Setup of job 101:
==> flow/design.v <==
module alu (
    input  [18:0] a,
    input  [18:0] b,
    input  [4:0]  opcode,
    output reg [37:0] outau
);
always @(*) begin
    case (opcode)
        5'b00000: outau = {19'b0, a + b};         
        5'b00001: outau = {19'b0, a - b};         
        5'b00010: outau = a * b;                  
        5'b00011: outau = (b != 0) ? {19'b0, a / b} : 38'b0;  
        5'b00100: outau = {19'b0, a + 19'd1};     
        5'b00101: outau = {19'b0, a - 19'd1};     
        5'b00110: outau = {19'b0, a & b};         
        5'b00111: outau = {19'b0, a | b};         
        5'b01000: outau = {19'b0, a ^ b};         
        5'b01001: outau = {19'b0, ~a};            
        default : outau = 38'b0;                  
    endcase
end
endmodule
module program_counter (
    input clk,
    input rst,
    input pc_enable,
    input [1:0] pc_sel,            
    input [18:0] target_addr,      
    output reg [18:0] pc
);
always @(posedge clk or posedge rst) begin
    if (rst) begin
        pc <= 19'd0;
    end 
    else if (pc_enable) begin
        case (pc_sel)
            2'b00: pc <= pc + 1;         
            2'b01: pc <= target_addr;        
            2'b10: pc <= target_addr;        
            2'b11: pc <= target_addr;        
        endcase
    end
end
endmodule
module inst_reg (
    input clk,
    input load_IR,
    input [18:0] ins,               
    output reg [4:0] opcode,        
    output reg [3:0] rs1, rs2, rd,  
    output reg [13:0] addr_imm,     
    output reg [5:0] branch_offset  
);
    localparam OPC_ADD   = 5'd0,
               OPC_SUB   = 5'd1,
               OPC_MUL   = 5'd2,
               OPC_DIV   = 5'd3,
               OPC_INC   = 5'd4,
               OPC_DEC   = 5'd5,
               OPC_AND   = 5'd6,
               OPC_OR    = 5'd7,
               OPC_XOR   = 5'd8,
               OPC_NOT   = 5'd9,
               OPC_LD    = 5'd10,
               OPC_ST    = 5'd11,
               OPC_BEQ   = 5'd12,
               OPC_BNE   = 5'd13,
               OPC_JMP   = 5'd14,
               OPC_CALL  = 5'd15;
    always @(posedge clk) begin
        if (load_IR) begin
            opcode <= ins[18:14];
            rs1 <= 4'd0;
            rs2 <= 4'd0;
            rd <= 4'd0;
            addr_imm <= 14'd0;
            branch_offset <= 6'd0;
            case (ins[18:14])
                OPC_ADD, OPC_SUB, OPC_MUL, OPC_DIV,
                OPC_INC, OPC_DEC, OPC_AND, OPC_OR,
                OPC_XOR, OPC_NOT: begin
                    rs1 <= ins[13:10];
                    rs2 <= ins[9:6];
                    rd  <= ins[5:2];
                end
                OPC_LD, OPC_ST: begin
                    rs1 <= ins[13:10];             
                    rs2 <= ins[9:6];               
                    addr_imm <= {8'd0, ins[5:0]};  
                end
                OPC_BEQ, OPC_BNE: begin
                    rs1 <= ins[13:10];            
                    rs2 <= ins[9:6];              
                    branch_offset <= ins[5:0];    
                end
                OPC_JMP, OPC_CALL: begin
                    addr_imm <= ins[13:0];        
                end
                default: begin
                end
            endcase
        end
    end
endmodule
module reg_file (
    input clk,
    input rst,
    input reg_write,                  
    input [4:0] read_reg1,            
    input [4:0] read_reg2,            
    input [4:0] write_reg,            
    input [18:0] write_data,          
    output [18:0] read_data1,         
    output [18:0] read_data2          
);
    reg [18:0] registers [0:31];
    assign read_data1 = registers[read_reg1];
    assign read_data2 = registers[read_reg2];
    integer i;
    always @(posedge clk or posedge rst) begin
        if (rst) begin
            for (i = 0; i < 32; i = i + 1)
                registers[i] <= 19'd0;
        end else if (reg_write) begin
                        registers[write_reg] <= write_data;
        end
    end
endmodule
module control_unit (
    input clk, rst,
    input [4:0] opcode,                     	 
    input regs_equal,				 
    output reg mem_read,			 
    output reg mem_write,			 
    output reg reg_write,			 
    output reg load_IR,				 
    output reg pc_enable,			 
    output reg [4:0] ALU_op,			 
    output reg [1:0] pc_sel,			 
    output halted				 
);
    parameter FETCH = 3'b000, EXECUTE = 3'b001, MEMORY = 3'b010,
              WRITBK = 3'b011, CONTROL = 3'b100, HALT = 3'b101;
    reg [2:0] state, next_state;
    assign halted = (state == HALT);
    always @(posedge clk or posedge rst) begin
        if (rst)
            state <= FETCH;
        else
            state <= next_state;
    end
    always @(*) begin
        case (state)
            FETCH: next_state = EXECUTE;
            EXECUTE: begin
                case (opcode)
                    5'b01010, 5'b01011: next_state = MEMORY;   				 
                    5'b01100, 5'b01101, 5'b01110, 5'b01111: next_state = CONTROL;	 
                    5'b00000, 5'b00001, 5'b00010, 5'b00011, 5'b00100,
                    5'b00101, 5'b00110, 5'b00111, 5'b01000, 5'b01001: next_state = WRITBK;  
                    5'b11111: next_state = HALT;					 
                    default: next_state = FETCH;					 
                endcase
            end
            MEMORY: begin
                if (opcode == 5'b01010)
                    next_state = WRITBK;	  
                else
                    next_state = FETCH;  	 
            end
            WRITBK: next_state = FETCH;
            CONTROL: next_state = FETCH;
            HALT: next_state = HALT;
            default: next_state = FETCH;
        endcase
    end
    always @(*) begin
        mem_read = 0;
        mem_write = 0;
        reg_write = 0;
        load_IR = 0;
        pc_enable = 0;
        ALU_op = 5'b00000;
        pc_sel = 2'b00;
        case (state)
            FETCH: begin
                mem_read = 1;
                load_IR = 1;
                pc_enable = 1;
                pc_sel = 2'b00;
            end
            EXECUTE: begin
                ALU_op = opcode;
            end
            MEMORY: begin
                if (opcode == 5'b01010)
                    mem_read = 1;        
                else
                    mem_write = 1;       
            end
            WRITBK: begin
                ALU_op = opcode;
                if (opcode != 5'b01011)  
                    reg_write = 1;
            end
            CONTROL: begin
                case (opcode)
                    5'b01100: begin pc_enable = regs_equal;  pc_sel = 2'b01; end  
                    5'b01101: begin pc_enable = !regs_equal; pc_sel = 2'b01; end  
                    5'b01110, 5'b01111: begin pc_enable = 1; pc_sel = 2'b10; end  
                    default: ;
                endcase
            end
            default: ;
        endcase
    end
endmodule
module top_module (
    input clk,
    input rst,
    output [18:0] imem_addr,               
    input  [18:0] imem_rdata,              
    output [8:0]  dmem_addr,               
    input  [18:0] dmem_rdata,              
    output [18:0] dmem_wdata,              
    output        dmem_we,                 
    output        halt                     
);
    wire [4:0] opcode;
    wire [3:0] rs1, rs2, rd;
    wire [13:0] addr_imm;
    wire [5:0] branch_offset;
    wire [4:0] alu_opcode;
    wire [1:0] pc_sel;
    wire [18:0] reg_data1, reg_data2;
    wire [37:0] alu_result;
    wire mem_read, mem_write, reg_write, load_IR, pc_enable;
    wire [18:0] pc_value;
    wire [18:0] target_addr;
    reg [18:0] mem_read_data;
    always @(posedge clk) begin
        if (mem_read)
            mem_read_data <= dmem_rdata;
    end
    wire is_load = (opcode == 5'b01010);
    wire [3:0]  wb_reg  = is_load ? rs2 : rd;
    wire [18:0] wb_data = is_load ? mem_read_data : alu_result[18:0];
    wire [18:0] ea      = reg_data1 + {5'd0, addr_imm};
    assign imem_addr  = pc_value;
    assign dmem_addr  = ea[8:0];
    assign dmem_wdata = reg_data2;
    assign dmem_we    = mem_write;
    assign target_addr = (pc_sel == 2'b01) ? (pc_value + {{13{branch_offset[5]}}, branch_offset}) : {5'd0, addr_imm};
    program_counter PC (
        .clk(clk),
        .rst(rst),
        .pc_enable(pc_enable),
        .pc_sel(pc_sel),
        .target_addr(target_addr),
        .pc(pc_value)
    );
    inst_reg IR (
        .clk(clk),
        .load_IR(load_IR),
        .ins(imem_rdata),
        .opcode(opcode),
        .rs1(rs1),
        .rs2(rs2),
        .rd(rd),
        .addr_imm(addr_imm),
        .branch_offset(branch_offset)
    );
    control_unit CU (
        .clk(clk),
        .rst(rst),
        .opcode(opcode),
        .regs_equal(reg_data1 == reg_data2),
        .mem_read(mem_read),
        .mem_write(mem_write),
        .reg_write(reg_write),
        .load_IR(load_IR),
        .pc_enable(pc_enable),
        .ALU_op(alu_opcode),
        .pc_sel(pc_sel),
        .halted(halt)
    );
    reg_file RF (
        .clk(clk),
        .rst(rst),
        .reg_write(reg_write),
        .read_reg1({1'b0, rs1}),
        .read_reg2({1'b0, rs2}),
        .write_reg({1'b0, wb_reg}),
        .write_data(wb_data),
        .read_data1(reg_data1),
        .read_data2(reg_data2)
    );
    alu ALU (
        .a(reg_data1),
        .b(reg_data2),
        .opcode(alu_opcode),
        .outau(alu_result)
    );
endmodule
export LEC_CHECK = 0
export ABC_AREA = 1
export CAP_MARGIN = 20
export CORE_ASPECT_RATIO = 0.81
export CORE_MARGIN = 2
export CORE_UTILIZATION = 58
export CTS_CLUSTER_DIAMETER = 353
export GPL_ROUTABILITY_DRIVEN = 1
export HOLD_SLACK_MARGIN = -0.05
export MAX_ROUTING_LAYER = met5
export SETUP_SLACK_MARGIN = 5.0
export SLEW_MARGIN = 20
export TNS_END_PERCENT = 40
create_clock -name core_clock -period 21.1 [get_ports {clk}]
run.sh (not shown) runs the stock make flow with config.mk's settings and CLKGATE_MAP_FILE=.
[flow] job 101 | stages: complete | final checks: fail | reason: setup timing
Edits applied to the flow inputs when going from job 101 to job 102:
Settings: a change of CORE_MARGIN from 2 to 3; a change of SETUP_SLACK_MARGIN from 5.0 to 2.07; an added PLACE_DENSITY of 0.39; a deleted TNS_END_PERCENT that had been 40; a deleted CTS_CLUSTER_DIAMETER that had been 353; a deleted HOLD_SLACK_MARGIN that had been -0.05; a change of CORE_UTILIZATION from 58 to 61; a change of the clock period (ns, I/O delays scaled along) from 21.1 to 29.6.
==> comparison <==
- Comparing job 102 and job 101, the lower signed area change from the synthesized netlist to the final layout is on job 102.
- Gate count of the mapped netlist came out exactly the same in job 102 and job 101.
- In job 102 the post-placement worst setup slack turned out 8.31 ns higher than in job 101.
- Job 101 and job 102 ended up with roughly the same proportion of cell area occupied by registers.
- Not one of job 101 and job 102 finished clean.
- STATUS run=job 102 STAGES=ALL_DONE FINAL_CHECKS=FAILED CAUSE=setup timing
- Job 102 — overall routed net length 5.8% higher, job 101 as reference
- Of job 102 and job 101, it is job 102 that has the lower number of post-CTS setup repair buffers.
- Job 101 and job 102 ended up with roughly the same count of nets after finishing.
For job 103, these inputs were changed with respect to job 102:
Settings: GPL_ROUTABILITY_DRIVEN: 1 -> unset; MAX_ROUTING_LAYER: met5 -> unset; CORE_ASPECT_RATIO: 0.81 -> unset; PLACE_DENSITY: 0.39 -> unset; SETUP_SLACK_MARGIN: 2.07 -> unset; CORE_UTILIZATION: 61 -> 59; ABC_AREA: 1 -> unset; CORE_MARGIN: 3 -> 2; the clock period (ns, I/O delays scaled along): 29.6 -> 21.2.
- Every stage of job 103 finished as expected; the final checks, on the other hand, flagged setup timing, which means the layout fails.
- Count of final max-slew check failures of job 103 is on par with job 102.
- The routed wire length of job 103 falls short of that of job 102 by 5.2 mm.
- In the flow results for job 103 and job 102, the average routed wire per standard cell is smaller on job 102.
- Job 103: largest net degree at the start of global routing 28 below job 102
- Job 103 vs. job 102: final setup slack of the worst path went down, die outline area grew by 1500 um^2, core occupancy in the finished layout went down.
